## pit
module pit(
	input               clk,
	input               rst_n,
	output              irq,
	input       [2:0]   io_address,
	input               io_read,
	output reg  [7:0]   io_readdata,
	input               io_write,
	input       [7:0]   io_writedata,
	output              speaker_out,
	input      [27:0]   clock_rate
);
clock: 3.21 ns
lec_check: 0
abc_area: 1
cap_margin: 20
core_margin: 2
core_utilization: 72
cts_cluster_diameter: 100
gpl_routability_driven: 0
max_routing_layer: met4
place_density_lb_addon: 0.06
slew_margin: 20
tns_end_percent: 5
run.sh (not shown) runs the stock make flow with config.mk's settings and CLKGATE_MAP_FILE=.
The starting point finished but failed the layout checks on negative setup slack.
Edit:
- ABC_AREA: 1 -> not set
- CORE_UTILIZATION: 72 -> 18
- CTS_CLUSTER_DIAMETER: 100 -> not set
- GPL_ROUTABILITY_DRIVEN: 0 -> not set
- MAX_ROUTING_LAYER: met4 -> not set
- PLACE_DENSITY_LB_ADDON: 0.06 -> not set
- TNS_END_PERCENT: 5 -> not set
- clock period: 3.21 -> 11.3 ns (I/O delays scaled with it)
=> With this change the flow went through all stages and came out clean. Worst setup slack improves by 7.0 ns. Via count came out lower by 21%. Combinational power came out lower by 83%. Synthesized cell count came out lower by 13%. Wire length came out lower by 15%. Die area came out higher to 3.9 times its value. Total power came out lower by 75%. Design area came out lower by 0.84%. Hold slack hardly moves.
Edit:
- CORE_UTILIZATION: 18 -> 40
- clock period: 11.3 -> 5.47 ns (I/O delays scaled with it)
- clock power rose by about 100%
- routed wire length came out lower by 2.3%
- sequential share of layout area goes up by 1.3 points
- core utilization came out higher by 24 points
- worst hold slack degrades by 0.0072 ns
- first-iteration DRC count climbs by 3.0%
- setup slack is worse by 5.3 ns
Edit:
- CORE_ASPECT_RATIO: not set -> 0.51
- MIN_ROUTING_LAYER: not set -> met1
- TNS_END_PERCENT: not set -> 5
- clock period: 5.47 -> 5.68 ns (I/O delays scaled with it)
Clock skew decreases by 0.0072 ns.
Design area drops by 0.39%.
Setup slack improves by 0.099 ns.

========
Setup of run A:
pit again, from the RTL that the note above started with.
clock: 3.56 ns
lec_check: 0
cap_margin: 20
cell_pad_in_sites_detail_placement: 0
core_margin: 2
core_utilization: 40
gpl_routability_driven: 0
setup_slack_margin: 0.14
slew_margin: 20
[run A] flow finished | final checks: failed | reasons: negative setup slack
Relative to run A, the following input files were edited for run B:
# run A
export LEC_CHECK = 0
export CAP_MARGIN = 20
export CELL_PAD_IN_SITES_DETAIL_PLACEMENT = 0
export CORE_MARGIN = 2
export CORE_UTILIZATION = 40
export GPL_ROUTABILITY_DRIVEN = 0
export SETUP_SLACK_MARGIN = 0.14
export SLEW_MARGIN = 20
create_clock -name core_clock -period 3.56 [get_ports {clk}]
# run B
export LEC_CHECK = 0
export CAP_MARGIN = 20
export CORE_MARGIN = 2
export CORE_UTILIZATION = 51
export SLEW_MARGIN = 20
create_clock -name core_clock -period 6.05 [get_ports {clk}]
## What came out
- Run B completed; timing, DRC and antenna clean
- In the flow results for run B and run A, the global-route usage is smaller on run A.
- Delta(first-iteration DRC count, run B - run A) < 0
- Run B: cell area lower than run A
- Run A → run B: clock share of power moved up, maximum frequency from static timing analysis moved down, total power consumption of the routed design moved down.
- Run B vs run A: source-to-sink clock delay at the later pin of the worst-skew pair down in run B
- Side by side, clock period minus final worst setup slack turned out higher in run B than in run A.
- Utilization run A -> run B: up
> inputs changed (run B -> run C)
# run B
export LEC_CHECK = 0
export CAP_MARGIN = 20
export CORE_MARGIN = 2
export CORE_UTILIZATION = 51
export SLEW_MARGIN = 20
create_clock -name core_clock -period 6.05 [get_ports {clk}]
# run C
export LEC_CHECK = 0
export CAP_MARGIN = 20
export CORE_MARGIN = 2
export CORE_UTILIZATION = 65
export SLEW_MARGIN = 20
create_clock -name core_clock -period 5.12 [get_ports {clk}]
Notes after the runs:
- Wire: run C routes less than run B
- Reported for run B and run C, cell count after synthesis turned out identical to the last digit.
- Via count, run B and run C: lower on run B
> inputs changed (run C -> run D)
# run C
export LEC_CHECK = 0
export CAP_MARGIN = 20
export CORE_MARGIN = 2
export CORE_UTILIZATION = 65
export SLEW_MARGIN = 20
create_clock -name core_clock -period 5.12 [get_ports {clk}]
# run D
export LEC_CHECK = 0
export CAP_MARGIN = 20
export CORE_MARGIN = 2
export CORE_UTILIZATION = 50
export SETUP_SLACK_MARGIN = 1.08
export SLEW_MARGIN = 20
create_clock -name core_clock -period 4.26 [get_ports {clk}]
### Flow results
- Against run C, run D comes in 0.0072 ns higher on worst hold slack.
- Compared with run C, in run D area overhead of the layout relative to synthesis climbed 6.7 points, starting utilization of the core area lost 16 points.
- Setup slack delta (run C -> run D): insignificant
- Compared to run C, run D has count of instances resized after the clock tree is built 61 higher.
- Run comparison: run D destination of the critical timing path sum[19]$_SDFF_PN0_; run C destination of the critical timing path sum[26]$_SDFF_PN0_
- Delta(final period utilization, run D - run C) < 0
For run E, these inputs were changed with respect to run D:
# run D
export LEC_CHECK = 0
export CAP_MARGIN = 20
export CORE_MARGIN = 2
export CORE_UTILIZATION = 50
export SETUP_SLACK_MARGIN = 1.08
export SLEW_MARGIN = 20
create_clock -name core_clock -period 4.26 [get_ports {clk}]
# run E
export LEC_CHECK = 0
export ABC_AREA = 1
export CAP_MARGIN = 20
export CORE_MARGIN = 2
export CORE_UTILIZATION = 72
export PLACE_DENSITY = 0.4
export SLEW_MARGIN = 20
create_clock -name core_clock -period 3.62 [get_ports {clk}]
[summary]
The higher vertical die size came out of run D. Compared to run D, run E has placed instance area 200 sq um lower. Compared run E vs run D, and synthesized area is up in run E. Between run D and run E, share of cell area taken by flip-flops and latches increased. Run E vs. run D: starting utilization of the core area now larger; total number of tap cells fell 29%. Run E: flow complete, layout not clean; failing: negative setup slack.

========
Setup of 11-01:
Starting RTL as in the previous note.
Settings: LEC_CHECK=0, ABC_AREA=1, CAP_MARGIN=20, CORE_ASPECT_RATIO=0.84, CORE_MARGIN=2, CORE_UTILIZATION=72, CTS_CLUSTER_DIAMETER=386, CTS_CLUSTER_SIZE=15, PLACE_DENSITY_LB_ADDON=0.3, SETUP_SLACK_MARGIN=0.52, SLEW_MARGIN=20; clock period 3.78 ns.
Setup changes, 11-01 to 04-21
Settings: ABC_AREA removed (was 1); SETUP_SLACK_MARGIN removed (was 0.52); PLACE_DENSITY_LB_ADDON removed (was 0.3); CTS_CLUSTER_SIZE removed (was 15); CORE_UTILIZATION changed from 72 to 41; CORE_ASPECT_RATIO removed (was 0.84); CTS_CLUSTER_DIAMETER removed (was 386); the clock period (ns, I/O delays scaled along) changed from 3.78 to 5.47.
Findings:
- 04-21 reports a higher area enclosed by the die boundary than 11-01 does.
- Of 04-21 and 11-01, it is 04-21 that has the higher area growth from synthesis to final layout.
- 04-21 ended up with a higher tapcell count than 11-01 did.
- 04-21: worst setup slack higher than 11-01
- Against 11-01, 04-21 comes in 6.3 points lower on net switching fraction of the power.

========
pit again, from the RTL that the note above started with.
==> flow/design.v (excerpt) <==
module pit(
	input               clk,
	input               rst_n,
	output              irq,
	input       [2:0]   io_address,
	input               io_read,
	output reg  [7:0]   io_readdata,
	input               io_write,
	input       [7:0]   io_writedata,
	output              speaker_out,
	input      [27:0]   clock_rate
);
make LEC_CHECK=0 ABC_AREA=1 CAP_MARGIN=20 CORE_MARGIN=2 CORE_UTILIZATION=72 CTS_CLUSTER_DIAMETER=386 CTS_CLUSTER_SIZE=15 PLACE_DENSITY_LB_ADDON=0.3 SETUP_SLACK_MARGIN=1.11 SLEW_MARGIN=20 finish   # period 4.18 ns
The baseline finished with timing, DRC and antenna clean.
Edit:
Settings changed: ABC_AREA 1 to not set, CTS_CLUSTER_DIAMETER 386 to not set, CTS_CLUSTER_SIZE 15 to not set, PLACE_DENSITY set to 0.67, PLACE_DENSITY_LB_ADDON 0.3 to not set, SETUP_SLACK_MARGIN 1.11 to not set.
Clock period 4.18 ns to 9.45 ns, I/O delays scaled along.
Design area falls by 5.8%. Power falls by 60%. Maximum frequency falls by 25%. Worst hold slack gets better by 0.0048 ns. Sequential share of layout area rises by 1.9 points. Clock-buffer cell count rises by 13. Area after synthesis falls by 0.42%.
Edit:
Settings changed: ABC_AREA set to 1, CTS_CLUSTER_SIZE set to 97, PLACE_DENSITY 0.67 to 0.4.
Clock period 9.45 ns to 3.04 ns, I/O delays scaled along.
Effect:
- This time the run completed, yet does not pass: setup timing
- maximum frequency grows by 14%
- routed wire length grows by 49%
- worst hold slack barely changes
Edit:
Settings changed: ABC_AREA 1 to not set, CORE_UTILIZATION 72 to 40, CTS_CLUSTER_SIZE 97 to not set, PLACE_DENSITY 0.4 to not set.
Clock period 3.04 ns to 10.0 ns, I/O delays scaled along.
Result: With this change the flow produced a clean layout; total power shrinks by well over a third; cell count shrinks by roughly a tenth; register-to-register slack improved by 6.0 ns; die size grows by well over a third; worst setup slack improved by 6.0 ns; utilization shrinks by 43 points; critical path depth shrinks by 2.

========
Setup of pepper:
Starting RTL as in the previous note.
==> flow/config.mk <==
export PLATFORM = sky130hd
export DESIGN_NAME = pit
export DESIGN_NICKNAME = pit
export VERILOG_FILES = /design/flow/design.v
export SDC_FILE = /design/flow/constraint.sdc
export NUM_CORES = 4
export LEC_CHECK = 0
export ABC_AREA = 1
export CAP_MARGIN = 0
export CORE_MARGIN = 2
export CORE_UTILIZATION = 72
export CTS_CLUSTER_DIAMETER = 119
export PLACE_DENSITY = 0.66
export SETUP_SLACK_MARGIN = -0.46
export SLEW_MARGIN = 20
==> flow/constraint.sdc <==
create_clock -name core_clock -period 5.58 [get_ports {clk}]
set_input_delay 1.1160 -clock core_clock [delete_from_list [all_inputs] [get_ports {clk}]]
set_output_delay 1.1160 -clock core_clock [all_outputs]
set_load 0.01 [all_outputs]
What cedar does differently from pepper at the input level:
- ABC_AREA: 1 -> unset
- CAP_MARGIN: 0 -> 20
- the clock period (ns, I/O delays scaled along): 5.58 -> 6.36
Findings:
Between cedar and pepper, it is cedar whose share of the cycle needed by the critical path after routing is higher, by 0.37 points. Logic depth of the worst register-to-register path in cedar vs pepper: down 11. cedar against pepper: row count decreased 1, non-clock buffer count increased about 16%, share of the core filled with cells in the final layout increased 0.78 points. Violation count after the first detailed-route iteration came out lower on cedar than on pepper. Re fraction of power consumed by sequential logic: pepper was lower than cedar. First-pass GRT wire length came out lower on cedar than on pepper. Total via count after detailed routing: pepper and cedar compared, higher one is pepper.
Setup changes, cedar to raven
- SETUP_SLACK_MARGIN changed from -0.46 to 1.11
- PLACE_DENSITY removed (was 0.66)
- CTS_CLUSTER_DIAMETER changed from 119 to 32
- the clock period (ns, I/O delays scaled along) changed from 6.36 to 4.52
Notes after the runs:
Re highest clock rate: raven is 39 MHz up on cedar.
Against cedar, raven comes in 5.4 points higher on aggregate global-route resource usage.
On wire length of the first global-routing pass, cedar beats raven.
Half-perimeter wire length of the detailed placement result: raven > cedar
Between cedar and raven, part of the power in the clock network increased.
Routed wire in raven totals more than in cedar.
Going from cedar to raven, layout buffering overhead excluding clock cells increased 2.9 points; via count of the first global-routing pass increased about 9%.
Relative to cedar, the placed standard-cell area measured on raven has increased slightly.
Going from cedar to raven, transition at the pin with the smallest max-transition slack grows by 0.030 ns.
raven ends up with lower setup slack after layout than cedar does.
Here is what was changed in the inputs of harbor compared with raven.
- CORE_UTILIZATION now 70, was 72
- CTS_CLUSTER_SIZE now 14, previously not set
- SETUP_SLACK_MARGIN no longer set, was 1.11
- CTS_CLUSTER_DIAMETER no longer set, was 32
- the clock period (ns, I/O delays scaled along) now 3.51, was 4.52
[summary]
Against raven, first-iteration DRC count in harbor fell by more than a quarter.
Layout checks on harbor: not met. Flow itself completed; violations: setup timing.
The higher vias after detailed routing of raven and harbor is in raven.
As of harbor, first-pass GRT wire length had fallen by more than 10% compared to raven.
Maximum fanout along the worst path ends up lower on harbor.
The design area in harbor sits 3.5% below the value recorded for raven.
[diff] worst slew margin relative to its limit, harbor relative to raven: improvement
harbor ends up with a non-clock buffer count that is about 34% higher than in raven.
No activity file was given, so power comes from the tool's default toggle rates.
